==> inputs of run a <==
Design comparator_latch, start of the top module:
module comparator_latch #
(
  parameter n_to_response_time = -1038,
  parameter p_to_response_time = -1020,
  parameter const_response_time = 1285,
  parameter n_to_tau = -1248,
  parameter p_to_tau = 1037,
  parameter const_tau = 1042,
  parameter n_to_response_time_lh = -1752,
  parameter p_to_response_time_lh = -1006,
  parameter const_response_time_lh = 1185,
  parameter n_to_tau_lh = 1131,
  parameter p_to_tau_lh = -1115,
  parameter const_tau_lh = 1529
)
(
  input clk,
  input reset,
  input sys_clk,
  input [15-1:0] n,
  input [15-1:0] p,
  output [35-1:0] out
);
clock: 20.1 ns
lec_check: 0
abc_area: 1
cap_margin: 10
cell_pad_in_sites_detail_placement: 0
cell_pad_in_sites_global_placement: 1
core_aspect_ratio: 0.61
core_margin: 2
core_utilization: 52
cts_cluster_diameter: 343
cts_cluster_size: 66
gpl_routability_driven: 0
gpl_timing_driven: 0
max_routing_layer: met4
min_routing_layer: met2
place_density_lb_addon: 0.28
setup_slack_margin: 5.0
slew_margin: 20
tns_end_percent: 55
run.sh (not shown) runs the stock make flow with config.mk's settings and CLKGATE_MAP_FILE=.
==> inputs of run b, as changes to run a <==
==> flow/config.mk (replaced) <==
export PLATFORM = sky130hd
export DESIGN_NAME = comparator_latch
export DESIGN_NICKNAME = comparator_latch
export VERILOG_FILES = /design/flow/design.v
export SDC_FILE = /design/flow/constraint.sdc
export NUM_CORES = 4
export LEC_CHECK = 0
export ABC_AREA = 0
export CAP_MARGIN = 20
export CELL_PAD_IN_SITES_DETAIL_PLACEMENT = 0
export CORE_ASPECT_RATIO = 1.74
export CORE_MARGIN = 10
export CORE_UTILIZATION = 55
export CTS_CLUSTER_DIAMETER = 80
export CTS_CLUSTER_SIZE = 66
export GPL_TIMING_DRIVEN = 0
export HOLD_SLACK_MARGIN = 0.27
export MIN_ROUTING_LAYER = met1
export PLACE_DENSITY_LB_ADDON = 0.07
export SETUP_SLACK_MARGIN = -1.75
export SLEW_MARGIN = 20
export TNS_END_PERCENT = 35
==> inputs of run c, as changes to run a <==
==> flow/config.mk (replaced) <==
export PLATFORM = sky130hd
export DESIGN_NAME = comparator_latch
export DESIGN_NICKNAME = comparator_latch
export VERILOG_FILES = /design/flow/design.v
export SDC_FILE = /design/flow/constraint.sdc
export NUM_CORES = 4
export LEC_CHECK = 0
export ABC_AREA = 1
export CAP_MARGIN = 20
export CORE_MARGIN = 2
export CORE_UTILIZATION = 71
export CTS_CLUSTER_DIAMETER = 344
export CTS_CLUSTER_SIZE = 45
export MAX_ROUTING_LAYER = met4
export SLEW_MARGIN = 20
==> flow/constraint.sdc (replaced) <==
create_clock -name core_clock -period 17.3 [get_ports {clk}]
set_input_delay 3.4600 -clock core_clock [delete_from_list [all_inputs] [get_ports {clk}]]
set_output_delay 3.4600 -clock core_clock [all_outputs]
set_load 0.01 [all_outputs]
==> notes <==
Run b completed and failed the layout checks on setup timing. Run c finished with setup timing left. Run a stopped in 5_1_grt with GRT-0116.
Cell count: run c is higher than run b (30%).
Via count: run c is larger than run b (about 50%).
Flip-flop count is the same in run b and run c.
In clock skew, run b and run c hardly differ.
Against run c, the utilization of run b is lower by 32 points.
Against run b, the count of clock-buffer cells in the layout of run c is lower by 1.

* * *

==> 12-07: inputs <==
Starting RTL as in the previous note.
==> flow/config.mk <==
export PLATFORM = sky130hd
export DESIGN_NAME = comparator_latch
export DESIGN_NICKNAME = comparator_latch
export VERILOG_FILES = /design/flow/design.v
export SDC_FILE = /design/flow/constraint.sdc
export NUM_CORES = 4
export LEC_CHECK = 0
export ABC_AREA = 1
export CAP_MARGIN = 20
export CORE_MARGIN = 2
export CORE_UTILIZATION = 40
export CTS_CLUSTER_DIAMETER = 100
export CTS_CLUSTER_SIZE = 99
export HOLD_SLACK_MARGIN = 0.29
export PLACE_DENSITY = 0.72
export SETUP_SLACK_MARGIN = -2.0
export SLEW_MARGIN = 20
export TNS_END_PERCENT = 25
==> flow/constraint.sdc <==
create_clock -name core_clock -period 26.0 [get_ports {clk}]
set_input_delay 5.2000 -clock core_clock [delete_from_list [all_inputs] [get_ports {clk}]]
set_output_delay 5.2000 -clock core_clock [all_outputs]
set_load 0.01 [all_outputs]
==> 09-08 (differences from 12-07) <==
CELL_PAD_IN_SITES_DETAIL_PLACEMENT = 1   (was unset)
CTS_CLUSTER_DIAMETER = unset   (was 100)
CTS_CLUSTER_SIZE = unset   (was 99)
HOLD_SLACK_MARGIN = 0.09   (was 0.29)
MIN_ROUTING_LAYER = met2   (was unset)
PLACE_DENSITY = unset   (was 0.72)
SETUP_SLACK_MARGIN = unset   (was -2.0)
TNS_END_PERCENT = unset   (was 25)
==> flow/constraint.sdc (replaced) <==
create_clock -name core_clock -period 38.1 [get_ports {clk}]
set_input_delay 7.6200 -clock core_clock [delete_from_list [all_inputs] [get_ports {clk}]]
set_output_delay 7.6200 -clock core_clock [all_outputs]
set_load 0.01 [all_outputs]
==> 05-14 (differences from 12-07) <==
ABC_AREA = 0   (was 1)
CAP_MARGIN = 0   (was 20)
CORE_MARGIN = 8   (was 2)
HOLD_SLACK_MARGIN = -0.1   (was 0.29)
==> notes <==
- In die size, 12-07 and 09-08 do not differ.
- Routed wire length: 05-14 < 12-07 < 09-08.
- Worst hold slack, highest first: 05-14, 09-08, 12-07.
- In flip-flop count, 09-08 and 12-07 do not differ.
- In 09-08 the register-to-register slack is better than in 05-14, by 12 ns.
- The first-iteration DRC count of 09-08 is 3.2 times that of 12-07.
- Worst setup slack: 09-08 > 12-07 > 05-14.
- Via count, lowest first: 05-14, 12-07, 09-08.
- In sequential share of layout area, 05-14 and 12-07 hardly differ.
- Against 12-07, the clock skew of 05-14 is higher by 0.0010 ns.
- In 09-08 the critical path depth is lower than in 12-07, by 3.

* * *

==> build 94: inputs <==
Starting RTL as in the previous note.
export LEC_CHECK = 0
export ABC_AREA = 1
export CAP_MARGIN = 20
export CORE_ASPECT_RATIO = 1.42
export CORE_MARGIN = 2
export CORE_UTILIZATION = 72
export CTS_CLUSTER_DIAMETER = 211
export MAX_ROUTING_LAYER = met4
export PLACE_DENSITY_LB_ADDON = 0.01
export SETUP_SLACK_MARGIN = 1.05
export SLEW_MARGIN = 20
create_clock -name core_clock -period 18.7 [get_ports {clk}]
==> inputs of build 32, as changes to build 94 <==
Settings changed: ABC_AREA 1 to default, CORE_ASPECT_RATIO 1.42 to default, CORE_UTILIZATION 72 to 71, CTS_CLUSTER_DIAMETER 211 to 344, PLACE_DENSITY_LB_ADDON 0.01 to default, SETUP_SLACK_MARGIN 1.05 to default.
==> flow/constraint.sdc (replaced) <==
create_clock -name core_clock -period 17.7 [get_ports {clk}]
set_input_delay 3.5400 -clock core_clock [delete_from_list [all_inputs] [get_ports {clk}]]
set_output_delay 3.5400 -clock core_clock [all_outputs]
set_load 0.01 [all_outputs]
==> inputs of trial 76, as changes to build 94 <==
Settings changed: CORE_ASPECT_RATIO 1.42 to default, CORE_UTILIZATION 72 to 71, CTS_CLUSTER_DIAMETER 211 to 219, PLACE_DENSITY_LB_ADDON 0.01 to 0.05, SETUP_SLACK_MARGIN 1.05 to default.
==> flow/constraint.sdc (replaced) <==
create_clock -name core_clock -period 18.9 [get_ports {clk}]
set_input_delay 3.7800 -clock core_clock [delete_from_list [all_inputs] [get_ports {clk}]]
set_output_delay 3.7800 -clock core_clock [all_outputs]
set_load 0.01 [all_outputs]
==> summary of the runs <==
Trial 76 completed, yet does not pass: negative setup slack. Build 94 ended with an error in global routing (5_1_grt). Build 32 ran to the end with violations: negative setup slack.
Against trial 76, the final area of build 32 is smaller by about 10%.
Of build 32 and trial 76, build 32 has the higher clock skew (gap 2.4 ps).
In trial 76 the wire length is higher than in build 32, by about 45%.
Die size, lowest first: build 32, build 94, trial 76.
In build 32 the non-clock buffer count is lower than in trial 76, by 129.
In synthesized cell count, trial 76 and build 94 do not differ.
In trial 76 the first-iteration DRC count is higher than in build 32, by about 150%.
In flip-flop count, build 32 and trial 76 do not differ.

* * *

==> inputs of 09-15 <==
comparator_latch again, from the RTL that the note above started with.
Settings: LEC_CHECK=0, ABC_AREA=1, CAP_MARGIN=20, CORE_MARGIN=2, CORE_UTILIZATION=71, CTS_CLUSTER_DIAMETER=272, CTS_CLUSTER_SIZE=96, HOLD_SLACK_MARGIN=0.3, PLACE_DENSITY=0.38, SLEW_MARGIN=20; clock period 13.2 ns.
==> 09-06: changes against 09-15 <==
- ABC_AREA: 1 -> default
- HOLD_SLACK_MARGIN: 0.3 -> default
==> flow/constraint.sdc (replaced) <==
create_clock -name core_clock -period 16.9 [get_ports {clk}]
set_input_delay 3.3800 -clock core_clock [delete_from_list [all_inputs] [get_ports {clk}]]
set_output_delay 3.3800 -clock core_clock [all_outputs]
set_load 0.01 [all_outputs]
==> 02-02: changes against 09-15 <==
- ABC_AREA: 1 -> default
- CORE_UTILIZATION: 71 -> 40
- CTS_CLUSTER_DIAMETER: 272 -> default
- CTS_CLUSTER_SIZE: 96 -> default
- HOLD_SLACK_MARGIN: 0.3 -> default
- PLACE_DENSITY: 0.38 -> default
- SETUP_SLACK_MARGIN: default -> 3.36
==> flow/constraint.sdc (replaced) <==
create_clock -name core_clock -period 24.8 [get_ports {clk}]
set_input_delay 4.9600 -clock core_clock [delete_from_list [all_inputs] [get_ports {clk}]]
set_output_delay 4.9600 -clock core_clock [all_outputs]
set_load 0.01 [all_outputs]
==> run summary <==
status: finished clean
Mapped Area: 0.05414 mm²
placed cell count: 7570
core footprint: 0.1340 mm²
DP Wirelength: 105800 µm
DP Area: 0.05724 mm²
FP Rows: 134
MUX share of area: 0.0005777
met3 Use GR: 0.01412
Pre-Place Util: 0.4042
Netlist cell types: 84
Source of the figures above: 02-02

==> run summary <==
status: failed layout checks
FP Rows: 101
setup ws final: -3903 ps
MUX share of area: 0.0005777
layout check faults: negative setup slack
met3 Use GR: 0.05529
final setup vio count: 21
Source of the figures above: 09-06

==> run summary <==
First Error: [ERROR GRT-0232] Routing congestion too high. Check the congestion heatmap in the GUI.
core footprint: 0.08016 mm²
FP Rows: 104
status: aborted with a tool error
Exit stage: 5_1_grt
Pre-Place Util: 0.7148
Source of the figures above: 09-15

